==> job 1928: inputs <==
==> flow/design.v <==
module HandwashSensor(
    input clk,
    input reset,
    input acceptLeftHandDistance,
    input [15:0] leftHandDistance,
    input acceptLeftHandGain,
    input [7:0] leftHandGain,
    input acceptRightHandDistance,
    input [15:0] rightHandDistance,
    input acceptRightHandGain,
    input [7:0] rightHandGain,
    output waterOn
);
reg [15:0] leftHandDistanceHeld;
 always@(posedge clk)  begin
     if(reset)
         leftHandDistanceHeld <= 0;
     else if(acceptLeftHandDistance)
         leftHandDistanceHeld <= leftHandDistance;
     else
         leftHandDistanceHeld <= leftHandDistanceHeld;
 end
reg [7:0] leftHandGainHeld;
 always@(posedge clk)  begin
     if(reset)
         leftHandGainHeld <= 0;
     else if(acceptLeftHandGain)
         leftHandGainHeld <= leftHandGain;
     else
         leftHandGainHeld <= leftHandGainHeld;
 end
reg [15:0] rightHandDistanceHeld;
 always@(posedge clk)  begin
     if(reset)
         rightHandDistanceHeld <= 0;
     else if(acceptRightHandDistance)
         rightHandDistanceHeld <= rightHandDistance;
     else
         rightHandDistanceHeld <= rightHandDistanceHeld;
 end
reg [7:0] rightHandGainHeld;
 always@(posedge clk)  begin
     if(reset)
         rightHandGainHeld <= 0;
     else if(acceptRightHandGain)
         rightHandGainHeld <= rightHandGain;
     else
         rightHandGainHeld <= rightHandGainHeld;
 end
wire [15:0] leftHand;
 wire [23:0] leftHandDistanceHeld_Mult_leftHandGainHeld;
 DSP48_AxB dsp_leftHandDistanceHeld_Mult_leftHandGainHeld(
     .CLK(clk),
     .A({ {9{1'b0}}, leftHandDistanceHeld}),
     .B({ {10{1'b0}}, leftHandGainHeld}),
     .P(leftHandDistanceHeld_Mult_leftHandGainHeld)
 );
 reg [16:0] leftHandDistanceHeld_Mult_leftHandGainHeld_ShiftR_7;
 always@(posedge clk) begin
     if(reset)
         leftHandDistanceHeld_Mult_leftHandGainHeld_ShiftR_7 <= 0;
     else
         leftHandDistanceHeld_Mult_leftHandGainHeld_ShiftR_7 <= leftHandDistanceHeld_Mult_leftHandGainHeld >> 7;
 end
 assign leftHand = leftHandDistanceHeld_Mult_leftHandGainHeld_ShiftR_7;
wire [15:0] rightHand;
 wire [23:0] rightHandDistanceHeld_Mult_rightHandGainHeld;
 DSP48_AxB dsp_rightHandDistanceHeld_Mult_rightHandGainHeld(
     .CLK(clk),
     .A({ {9{1'b0}}, rightHandDistanceHeld}),
     .B({ {10{1'b0}}, rightHandGainHeld}),
     .P(rightHandDistanceHeld_Mult_rightHandGainHeld)
 );
 reg [16:0] rightHandDistanceHeld_Mult_rightHandGainHeld_ShiftR_7;
 always@(posedge clk) begin
     if(reset)
         rightHandDistanceHeld_Mult_rightHandGainHeld_ShiftR_7 <= 0;
     else
         rightHandDistanceHeld_Mult_rightHandGainHeld_ShiftR_7 <= rightHandDistanceHeld_Mult_rightHandGainHeld >> 7;
 end
 assign rightHand = rightHandDistanceHeld_Mult_rightHandGainHeld_ShiftR_7;
parameter threshold = 1500;
assign waterOn = leftHand != 0 && rightHand != 0 && (leftHand < threshold || rightHand < threshold);
endmodule
module DSP48_AxB
   (CLK,
    A,
    B,
    P);
  input CLK;
  input [24:0]A;
  input [17:0]B;
  output [42:0]P;
assign P = A*B;
endmodule
==> flow/run.sh <==
#!/bin/bash
# the make line also repeats each setting of config.mk as NAME=value (left out here)
make -C /OpenROAD-flow-scripts/flow DESIGN_CONFIG=/design/flow/config.mk WORK_HOME=/design/flow/orfs CLKGATE_MAP_FILE= finish
==> flow/config.mk <==
export PLATFORM = sky130hd
export DESIGN_NAME = HandwashSensor
export DESIGN_NICKNAME = HandwashSensor
export VERILOG_FILES = /design/flow/design.v
export SDC_FILE = /design/flow/constraint.sdc
export NUM_CORES = 4
export LEC_CHECK = 0
export CAP_MARGIN = 20
export CORE_ASPECT_RATIO = 0.5
export CORE_MARGIN = 8
export CORE_UTILIZATION = 40
export CTS_CLUSTER_DIAMETER = 109
export CTS_CLUSTER_SIZE = 17
export PLACE_DENSITY_LB_ADDON = 0.0
export SLEW_MARGIN = 20
export TNS_END_PERCENT = 15
==> flow/constraint.sdc <==
create_clock -name core_clock -period 7.0 [get_ports {clk}]
set_input_delay 1.4000 -clock core_clock [delete_from_list [all_inputs] [get_ports {clk}]]
set_output_delay 1.4000 -clock core_clock [all_outputs]
set_load 0.01 [all_outputs]
==> job 3600: changes against job 1928 <==
CORE_ASPECT_RATIO = unset   (was 0.5)
CORE_MARGIN = 2   (was 8)
CORE_UTILIZATION = 72   (was 40)
CTS_CLUSTER_DIAMETER = unset   (was 109)
CTS_CLUSTER_SIZE = 97   (was 17)
PLACE_DENSITY = 0.41   (was unset)
PLACE_DENSITY_LB_ADDON = unset   (was 0.0)
TNS_END_PERCENT = unset   (was 15)
==> flow/constraint.sdc (replaced) <==
create_clock -name core_clock -period 9.73 [get_ports {clk}]
set_input_delay 1.9460 -clock core_clock [delete_from_list [all_inputs] [get_ports {clk}]]
set_output_delay 1.9460 -clock core_clock [all_outputs]
set_load 0.01 [all_outputs]
==> job 7529: changes against job 1928 <==
CORE_ASPECT_RATIO = unset   (was 0.5)
CORE_MARGIN = 2   (was 8)
CTS_CLUSTER_DIAMETER = unset   (was 109)
CTS_CLUSTER_SIZE = unset   (was 17)
PLACE_DENSITY_LB_ADDON = unset   (was 0.0)
TNS_END_PERCENT = unset   (was 15)
==> run summary <==
Outcome: no timing/DRC/antenna violations
Crit path DAT: 5.47 ns
Least-Margin Pin Slew: 0.967 ns
Total power: 1.42 mW
Logic share of the area: 68.4%
Met2 wire length: 12200 microns
Die H: 129 microns
P_clk: 527 uW
Core area: 0.0252 sq mm
Floorplan die width: 242 microns
Core Util, Final: 45.2%
Max frequency: 0.192 GHz
# the run above: job 1928

==> run summary <==
CTS H-tree depth: 3
Crit path DAT: 5.35 ns
Met2 wire length: 10900 microns
Floorplan die width: 164 microns
Outcome: no timing/DRC/antenna violations
Core Util, Final: 45.1%
Logic share of the area: 68.5%
Least-Margin Pin Slew: 0.973 ns
Core area: 0.0252 sq mm
P_clk: 522 uW
# the run above: job 7529

==> run summary <==
Crit path DAT: 5.31 ns
Least-Margin Pin Slew: 1.02 ns
Floorplan die width: 123 microns
Max frequency: 0.197 GHz
Total power: 1.03 mW
Core area: 0.0139 sq mm
Setup Fix Bufs, Post-CTS: 0
Logic share of the area: 69.6%
Outcome: no timing/DRC/antenna violations
Met2 wire length: 11600 microns
Area share, top type: 32.1%
Die H: 123 microns
Core Util, Final: 80.6%
P_clk: 385 uW
# the run above: job 3600

No activity file was given, so power comes from the tool's default toggle rates.
